==> inputs of 06-10 <==
Design multicycle_arithmetic, start of the top module:
module multicycle_arithmetic(
    input clk, rst, start, 
    input [1:0] op, 
    input [7:0] a, b, 
    output reg done, 
    output reg [15:0] result
);
    reg [2:0] state;
    parameter IDLE = 3'b000, LOAD = 3'b001, ADD = 3'b010, SUB = 3'b011, 
              MUL = 3'b100, DIV = 3'b101, DONE = 3'b110;
    always @(posedge clk or posedge rst) begin
        if (rst) begin
            state <= IDLE;
            done <= 0;
            result <= 0;
        end else begin
            case (state)
                IDLE: begin
                    done <= 0;
                    if (start) state <= LOAD;
                end
                LOAD: begin
                    case (op)
                        2'b00: state <= ADD;
                        2'b01: state <= SUB;
                        2'b10: state <= MUL;
                        2'b11: state <= DIV;
                        default: state <= DONE;
  ...
==> flow/config.mk <==
export PLATFORM = sky130hd
export DESIGN_NAME = multicycle_arithmetic
export DESIGN_NICKNAME = multicycle_arithmetic
export VERILOG_FILES = /design/flow/design.v
export SDC_FILE = /design/flow/constraint.sdc
export NUM_CORES = 4
export LEC_CHECK = 0
export CAP_MARGIN = 30
export CORE_MARGIN = 2
export CORE_UTILIZATION = 40
export CTS_CLUSTER_SIZE = 33
export PLACE_DENSITY_LB_ADDON = 0.26
export SLEW_MARGIN = 20
==> flow/constraint.sdc <==
create_clock -name core_clock -period 35.0 [get_ports {clk}]
set_input_delay 7.0000 -clock core_clock [delete_from_list [all_inputs] [get_ports {clk}]]
set_output_delay 7.0000 -clock core_clock [all_outputs]
set_load 0.01 [all_outputs]
run.sh (not shown) runs the stock make flow with config.mk's settings and CLKGATE_MAP_FILE=.
==> inputs of 10-01, as changes to 06-10 <==
- ABC_AREA: not set -> 1
- CAP_MARGIN: 30 -> 5
- CELL_PAD_IN_SITES_GLOBAL_PLACEMENT: not set -> 3
- CORE_ASPECT_RATIO: not set -> 1.35
- CORE_MARGIN: 2 -> 6
- CORE_UTILIZATION: 40 -> 53
- CTS_CLUSTER_SIZE: 33 -> not set
- GPL_TIMING_DRIVEN: not set -> 0
- PLACE_DENSITY_LB_ADDON: 0.26 -> 0.06
- SETUP_SLACK_MARGIN: not set -> 5.0
- TNS_END_PERCENT: not set -> 70
==> inputs of 05-16, as changes to 06-10 <==
- ABC_AREA: not set -> 1
- CAP_MARGIN: 30 -> 20
- CORE_UTILIZATION: 40 -> 68
- CTS_CLUSTER_SIZE: 33 -> 98
- PLACE_DENSITY_LB_ADDON: 0.26 -> not set
==> flow/constraint.sdc (replaced) <==
create_clock -name core_clock -period 35.7 [get_ports {clk}]
set_input_delay 7.1400 -clock core_clock [delete_from_list [all_inputs] [get_ports {clk}]]
set_output_delay 7.1400 -clock core_clock [all_outputs]
set_load 0.01 [all_outputs]
==> results <==
06-10 completed without violations. 05-16 completed with no timing, DRC or antenna violations. 10-01 never finished: it broke off in 3_1_place_gp_skip_io.
Of 06-10 and 05-16, 06-10 has the higher via count (gap about 5%, measured against 05-16).
In clock-buffer cell count, 06-10 and 05-16 do not differ.
In 06-10 the register-to-register slack is worse than in 05-16, by 230 ps.
Cell count: 05-16 is higher than 06-10 (3.9%).
Non-clock buffer count: 05-16 is lower than 06-10 (76).

* * *

==> inputs of 02-05 <==
==> flow/design.v <==
module multicycle_arithmetic(
    input clk, rst, start, 
    input [1:0] op, 
    input [7:0] a, b, 
    output reg done, 
    output reg [15:0] result
);
    reg [2:0] state;
    parameter IDLE = 3'b000, LOAD = 3'b001, ADD = 3'b010, SUB = 3'b011, 
              MUL = 3'b100, DIV = 3'b101, DONE = 3'b110;
    always @(posedge clk or posedge rst) begin
        if (rst) begin
            state <= IDLE;
            done <= 0;
            result <= 0;
        end else begin
            case (state)
                IDLE: begin
                    done <= 0;
                    if (start) state <= LOAD;
                end
                LOAD: begin
                    case (op)
                        2'b00: state <= ADD;
                        2'b01: state <= SUB;
                        2'b10: state <= MUL;
                        2'b11: state <= DIV;
                        default: state <= DONE;
                    endcase
                end
                ADD: begin
                    result <= a + b;
                    state <= DONE;
                end
                SUB: begin
                    result <= a - b;
                    state <= DONE;
                end
                MUL: begin
                    result <= a * b;
                    state <= DONE;
                end
                DIV: begin
                    result <= (b != 0) ? a / b : 16'hFFFF;  
                    state <= DONE;
                end
                DONE: begin
                    done <= 1;
                    state <= IDLE;
                end
                default: state <= IDLE;
            endcase
        end
    end
endmodule
==> flow/run.sh <==
#!/bin/bash
# the make line also repeats each setting of config.mk as NAME=value (left out here)
make -C /OpenROAD-flow-scripts/flow DESIGN_CONFIG=/design/flow/config.mk WORK_HOME=/design/flow/orfs CLKGATE_MAP_FILE= finish
==> flow/config.mk <==
export PLATFORM = sky130hd
export DESIGN_NAME = multicycle_arithmetic
export DESIGN_NICKNAME = multicycle_arithmetic
export VERILOG_FILES = /design/flow/design.v
export SDC_FILE = /design/flow/constraint.sdc
export NUM_CORES = 4
export LEC_CHECK = 0
export ABC_AREA = 1
export CAP_MARGIN = 0
export CORE_MARGIN = 2
export CORE_UTILIZATION = 72
export CTS_CLUSTER_SIZE = 89
export HOLD_SLACK_MARGIN = 0.29
export PLACE_DENSITY_LB_ADDON = 0.22
export SETUP_SLACK_MARGIN = -2.0
export SLEW_MARGIN = 20
export TNS_END_PERCENT = 35
==> flow/constraint.sdc <==
create_clock -name core_clock -period 30.0 [get_ports {clk}]
set_input_delay 6.0000 -clock core_clock [delete_from_list [all_inputs] [get_ports {clk}]]
set_output_delay 6.0000 -clock core_clock [all_outputs]
set_load 0.01 [all_outputs]
==> inputs of 05-06, as changes to 02-05 <==
- CAP_MARGIN: 0 -> 5
- CTS_CLUSTER_DIAMETER: not set -> 197
- CTS_CLUSTER_SIZE: 89 -> 44
- HOLD_SLACK_MARGIN: 0.29 -> not set
- PLACE_DENSITY_LB_ADDON: 0.22 -> 0.27
- SETUP_SLACK_MARGIN: -2.0 -> not set
- TNS_END_PERCENT: 35 -> not set
==> flow/constraint.sdc (replaced) <==
create_clock -name core_clock -period 15.6 [get_ports {clk}]
set_input_delay 3.1200 -clock core_clock [delete_from_list [all_inputs] [get_ports {clk}]]
set_output_delay 3.1200 -clock core_clock [all_outputs]
set_load 0.01 [all_outputs]
==> inputs of 03-19, as changes to 02-05 <==
- ABC_AREA: 1 -> not set
- CAP_MARGIN: 0 -> 20
- CORE_UTILIZATION: 72 -> 58
- CTS_CLUSTER_SIZE: 89 -> not set
- HOLD_SLACK_MARGIN: 0.29 -> not set
- PLACE_DENSITY_LB_ADDON: 0.22 -> not set
- SETUP_SLACK_MARGIN: -2.0 -> not set
- TNS_END_PERCENT: 35 -> not set
==> flow/constraint.sdc (replaced) <==
create_clock -name core_clock -period 19.1 [get_ports {clk}]
set_input_delay 3.8200 -clock core_clock [delete_from_list [all_inputs] [get_ports {clk}]]
set_output_delay 3.8200 -clock core_clock [all_outputs]
set_load 0.01 [all_outputs]
==> CHANGELOG.md <==
## Flow update

- Outcome: did not finish
- Last stage reached: detailed placement
- First error: [ERROR DPL-0033] detailed placement checks failed during check placement.
- Multiplexer share of the synthesized area: 0%
- Synth Cell Area: 9240 µm²
- Sequential cell area fraction in the yosys report: 6.51%
- Core utilization at floorplan: 73.5%
- Yosys top cell area share: 20.9%
- Unique cell type count in the Yosys netlist: 52
- Die Width: 117 µm
- Most common cell in the netlist: sky130_fd_sc_hd__nand2_1
- Number of cells in the yosys synthesis report: 1424
- Chip area line of the yosys report: 9240 µm²
- Biggest area contributors in the synthesized netlist: sky130_fd_sc_hd__ha_1 21%, sky130_fd_sc_hd__nand2_1 14%, sky130_fd_sc_hd__inv_1 10%
- Floorplan die area: 13800 µm²
- Standard-cell rows: 41
The numbers above come from 05-06.

==> CHANGELOG.md <==
## Flow update

- Multiplexer share of the synthesized area: 0%
- Floorplan die area: 13800 µm²
- First error: [ERROR DPL-0033] detailed placement checks failed during check placement.
- Sequential cell area fraction in the yosys report: 6.51%
- Number of cells in the yosys synthesis report: 1424
- Outcome: did not finish
- Biggest area contributors in the synthesized netlist: sky130_fd_sc_hd__ha_1 21%, sky130_fd_sc_hd__nand2_1 14%, sky130_fd_sc_hd__inv_1 10%
- Standard-cell rows: 41
- Die Width: 117 µm
- Most common cell in the netlist: sky130_fd_sc_hd__nand2_1
- Core utilization at floorplan: 73.5%
- Last stage reached: clock tree synthesis
- Unique cell type count in the Yosys netlist: 52
- Yosys top cell area share: 20.9%
- Chip area line of the yosys report: 9240 µm²
- Synth Cell Area: 9240 µm²
The numbers above come from 02-05.

==> CHANGELOG.md <==
## Flow update

- Outcome: did not finish
- Last stage reached: global routing
- First error: [ERROR GRT-0232] Routing congestion too high. Check the congestion heatmap in the GUI.
- Core utilization at floorplan: 59.6%
- Buffers added on ports: 37
- Unique cell type count in the Yosys netlist: 96
- Max Buffers Root-to-Sink: 2
- Sequential cell area fraction in the yosys report: 6.62%
- Die Width: 129 µm
- Biggest area contributors in the synthesized netlist: sky130_fd_sc_hd__ha_1 21%, sky130_fd_sc_hd__fa_1 8.4%, sky130_fd_sc_hd__dfrtp_1 6.3%
- Fraction of registers with async set/reset: 100%
- Synth Cell Area: 9090 µm²
- Largest family of logic cells by area: adder cells
- Most common cell in the netlist: sky130_fd_sc_hd__ha_1
- Number of cells in the yosys synthesis report: 1181
- Floorplan die area: 16700 µm²
- Chip area line of the yosys report: 9090 µm²
- Clk root buf: sky130_fd_sc_hd__clkbuf_16
- Standard-cell rows: 45
The numbers above come from 03-19.


* * *

==> job 1207: inputs <==
RTL: the design.v shown in full above, as it stands there.
==> flow/config.mk <==
export PLATFORM = sky130hd
export DESIGN_NAME = multicycle_arithmetic
export DESIGN_NICKNAME = multicycle_arithmetic
export VERILOG_FILES = /design/flow/design.v
export SDC_FILE = /design/flow/constraint.sdc
export NUM_CORES = 4
export LEC_CHECK = 0
export CAP_MARGIN = 20
export CORE_MARGIN = 2
export CORE_UTILIZATION = 70
export CTS_CLUSTER_DIAMETER = 218
export CTS_CLUSTER_SIZE = 37
export SLEW_MARGIN = 20
==> flow/constraint.sdc <==
create_clock -name core_clock -period 32.5 [get_ports {clk}]
set_input_delay 6.5000 -clock core_clock [delete_from_list [all_inputs] [get_ports {clk}]]
set_output_delay 6.5000 -clock core_clock [all_outputs]
set_load 0.01 [all_outputs]
==> inputs of job 8847, as changes to job 1207 <==
Settings changed: CORE_UTILIZATION 70 to 40, CTS_CLUSTER_DIAMETER 218 to unset, CTS_CLUSTER_SIZE 37 to unset.
==> flow/constraint.sdc (replaced) <==
create_clock -name core_clock -period 34.5 [get_ports {clk}]
set_input_delay 6.9000 -clock core_clock [delete_from_list [all_inputs] [get_ports {clk}]]
set_output_delay 6.9000 -clock core_clock [all_outputs]
set_load 0.01 [all_outputs]
==> inputs of job 5758, as changes to job 1207 <==
Settings changed: ABC_AREA set to 1, CAP_MARGIN 20 to 5, CTS_CLUSTER_DIAMETER 218 to 197, CTS_CLUSTER_SIZE 37 to unset.
==> flow/constraint.sdc (replaced) <==
create_clock -name core_clock -period 15.6 [get_ports {clk}]
set_input_delay 3.1200 -clock core_clock [delete_from_list [all_inputs] [get_ports {clk}]]
set_output_delay 3.1200 -clock core_clock [all_outputs]
set_load 0.01 [all_outputs]
==> comparison table <==
quantity                                                                             job 5758                job 1207      job 8847
Weighted congestion at the end of routability-driven global placement                  0.9777                  0.9939        0.8953
AO/OA Area Share                                                                       0.1439                  0.2591        0.2591
Post-synthesis cell type count                                                             52                      96            96
CORE AREA                                                                         0.01277 mm²             0.01267 mm²   0.02250 mm²
Result of the run                                                      stopped before the end  stopped before the end  timing/DRC/antenna clean
Stage where the flow stopped                                               detailed placement    clock tree synthesis             -
Summed standard-cell area reported by yosys                                      0.009240 mm²            0.009094 mm²  0.009094 mm²
Yosys Instances                                                                         1,424                   1,181         1,181
Placed wire-length estimate after detailed placement                                        -               26,080 µm     22,450 µm
Synthesized-area fraction occupied by and/or/nand/nor cells                            0.3169                  0.2178        0.2178
Cell total after placement                                                                  -                   1,591         1,576
MUX share of area                                                                           0                 0.05476       0.05476
DP Worst Slack                                                                              -               -1.565 ns    -0.9196 ns
Area fraction of the dominant cell type after synthesis                                0.2085                  0.2119        0.2119
Yosys top cell by instances                                                           nand2_1                    ha_1          ha_1
Adder share                                                                            0.2909                  0.2955        0.2955
Die span in x                                                                        118.9 µm                118.0 µm      154.8 µm
Number of cell rows                                                                        41                      41            55

* * *

==> inputs of maple <==
RTL: the design.v shown in full above, as it stands there.
Settings: LEC_CHECK=0, CAP_MARGIN=20, CORE_MARGIN=2, CORE_UTILIZATION=40, SLEW_MARGIN=20; clock period 35.0 ns.
==> inputs of zinc, as changes to maple <==
Settings changed: CORE_UTILIZATION 40 to 72, CTS_CLUSTER_DIAMETER from default to 225, CTS_CLUSTER_SIZE from default to 56, SETUP_SLACK_MARGIN from default to -1.61.
==> flow/constraint.sdc (replaced) <==
create_clock -name core_clock -period 21.1 [get_ports {clk}]
set_input_delay 4.2200 -clock core_clock [delete_from_list [all_inputs] [get_ports {clk}]]
set_output_delay 4.2200 -clock core_clock [all_outputs]
set_load 0.01 [all_outputs]
==> run notes <==
run metrics: status=did not finish, Exit stage=3_5_place_dp, Error=[ERROR DPL-0033] detailed placement checks failed during check placement., Yosys chip area=9090 um^2, Chip Area=13500 um^2, Die Span X=between 100 and 150 um, Init Core Util=72.9%, Routability Congestion=roughly 0.96, area of the core=12500 um^2, Simple Share, Synth=21.8%, die height=116 um, mux share=around 5.5%, EDFF count, synth=0
-- figures above: zinc

==> run notes <==
run metrics: Yosys chip area=9090 um^2, EDFF count, synth=0, Comb area=roughly 8600 um^2, GR Util met2=39.3%, MI comb cells=around 1000, Signal inverters=99, Top non-seq family=adder cells, Inst Count DP=1571, clock transition at the registers of the reported paths=70 ps, mux share=5.48%, area of the core=22500 um^2, status=timing/DRC/antenna clean, Die Span X=155 um, Simple Share, Synth=21.8%, Seq area share=around 5.2%, Init Core Util=40.4%
-- figures above: maple


* * *

==> build 52 <==
RTL: the design.v shown in full above, as it stands there.
Settings: LEC_CHECK=0, ABC_AREA=1, CAP_MARGIN=20, CORE_MARGIN=2, CORE_UTILIZATION=70, CTS_CLUSTER_DIAMETER=218, CTS_CLUSTER_SIZE=14, SLEW_MARGIN=20; clock period 29.9 ns.
==> inputs of trial 3, as changes to build 52 <==
- CORE_UTILIZATION: 70 -> 59
- CTS_CLUSTER_DIAMETER: 218 -> 290
- CTS_CLUSTER_SIZE: 14 -> 100
- SETUP_SLACK_MARGIN: unset -> -1.62
- SLEW_MARGIN: 20 -> 0
- TNS_END_PERCENT: unset -> 25
==> flow/constraint.sdc (replaced) <==
create_clock -name core_clock -period 35.0 [get_ports {clk}]
set_input_delay 7.0000 -clock core_clock [delete_from_list [all_inputs] [get_ports {clk}]]
set_output_delay 7.0000 -clock core_clock [all_outputs]
set_load 0.01 [all_outputs]
==> summary of the runs <==
Trial 3 completed without violations. Build 52 never finished: it broke off in 4_1_cts. Die area: build 52 is smaller than trial 3 (about 15%). In synthesized area, build 52 and trial 3 do not differ. In synthesized cell count, trial 3 and build 52 do not differ.

* * *

==> 06-27: inputs <==
Starts from the design.v that is shown in full above.
export LEC_CHECK = 0
export ABC_AREA = 1
export CAP_MARGIN = 20
export CORE_MARGIN = 2
export CORE_UTILIZATION = 70
export CTS_CLUSTER_DIAMETER = 218
export CTS_CLUSTER_SIZE = 73
export HOLD_SLACK_MARGIN = 0.3
export PLACE_DENSITY = 0.65
export SETUP_SLACK_MARGIN = -2.0
export SLEW_MARGIN = 20
create_clock -name core_clock -period 30.0 [get_ports {clk}]
==> 04-02: changes against 06-27 <==
ABC_AREA = not set   (was 1)
CORE_UTILIZATION = 59   (was 70)
CTS_CLUSTER_DIAMETER = not set   (was 218)
CTS_CLUSTER_SIZE = 15   (was 73)
HOLD_SLACK_MARGIN = -0.08   (was 0.3)
PLACE_DENSITY = not set   (was 0.65)
SETUP_SLACK_MARGIN = -1.64   (was -2.0)
TNS_END_PERCENT = 5   (was not set)
==> flow/constraint.sdc (replaced) <==
create_clock -name core_clock -period 35.0 [get_ports {clk}]
set_input_delay 7.0000 -clock core_clock [delete_from_list [all_inputs] [get_ports {clk}]]
set_output_delay 7.0000 -clock core_clock [all_outputs]
set_load 0.01 [all_outputs]
==> 07-07: changes against 06-27 <==
ABC_AREA = not set   (was 1)
CORE_UTILIZATION = 40   (was 70)
CTS_CLUSTER_DIAMETER = not set   (was 218)
CTS_CLUSTER_SIZE = not set   (was 73)
HOLD_SLACK_MARGIN = not set   (was 0.3)
PLACE_DENSITY = not set   (was 0.65)
SETUP_SLACK_MARGIN = 5.0   (was -2.0)
==> flow/constraint.sdc (replaced) <==
create_clock -name core_clock -period 34.5 [get_ports {clk}]
set_input_delay 6.9000 -clock core_clock [delete_from_list [all_inputs] [get_ports {clk}]]
set_output_delay 6.9000 -clock core_clock [all_outputs]
set_load 0.01 [all_outputs]
==> comparison <==
04-02 completed, yet does not pass: setup timing. 07-07 finished with timing, DRC and antenna clean. 06-27 died in global routing. Between 07-07 and 04-02, the lower design area is in 04-02 (gap 17%, measured against 04-02). In flip-flop count, 07-07 and 04-02 do not differ. Against 04-02, the first-iteration DRC count of 07-07 is smaller by 9.8%. Of 04-02 and 07-07, 07-07 has the higher setup slack (gap 1.5 ns). Between 07-07 and 04-02, the lower final cell count is in 04-02 (gap 15%, measured against 04-02). In 07-07 the non-clock buffer count is higher than in 04-02, by 128. Via count: 07-07 is higher than 04-02 (about 6.4%). In count of clock-buffer cells in the layout, 07-07 and 04-02 do not differ. Of 07-07 and 06-27, 06-27 has the higher synthesized area (gap 1.6%, measured against 06-27).
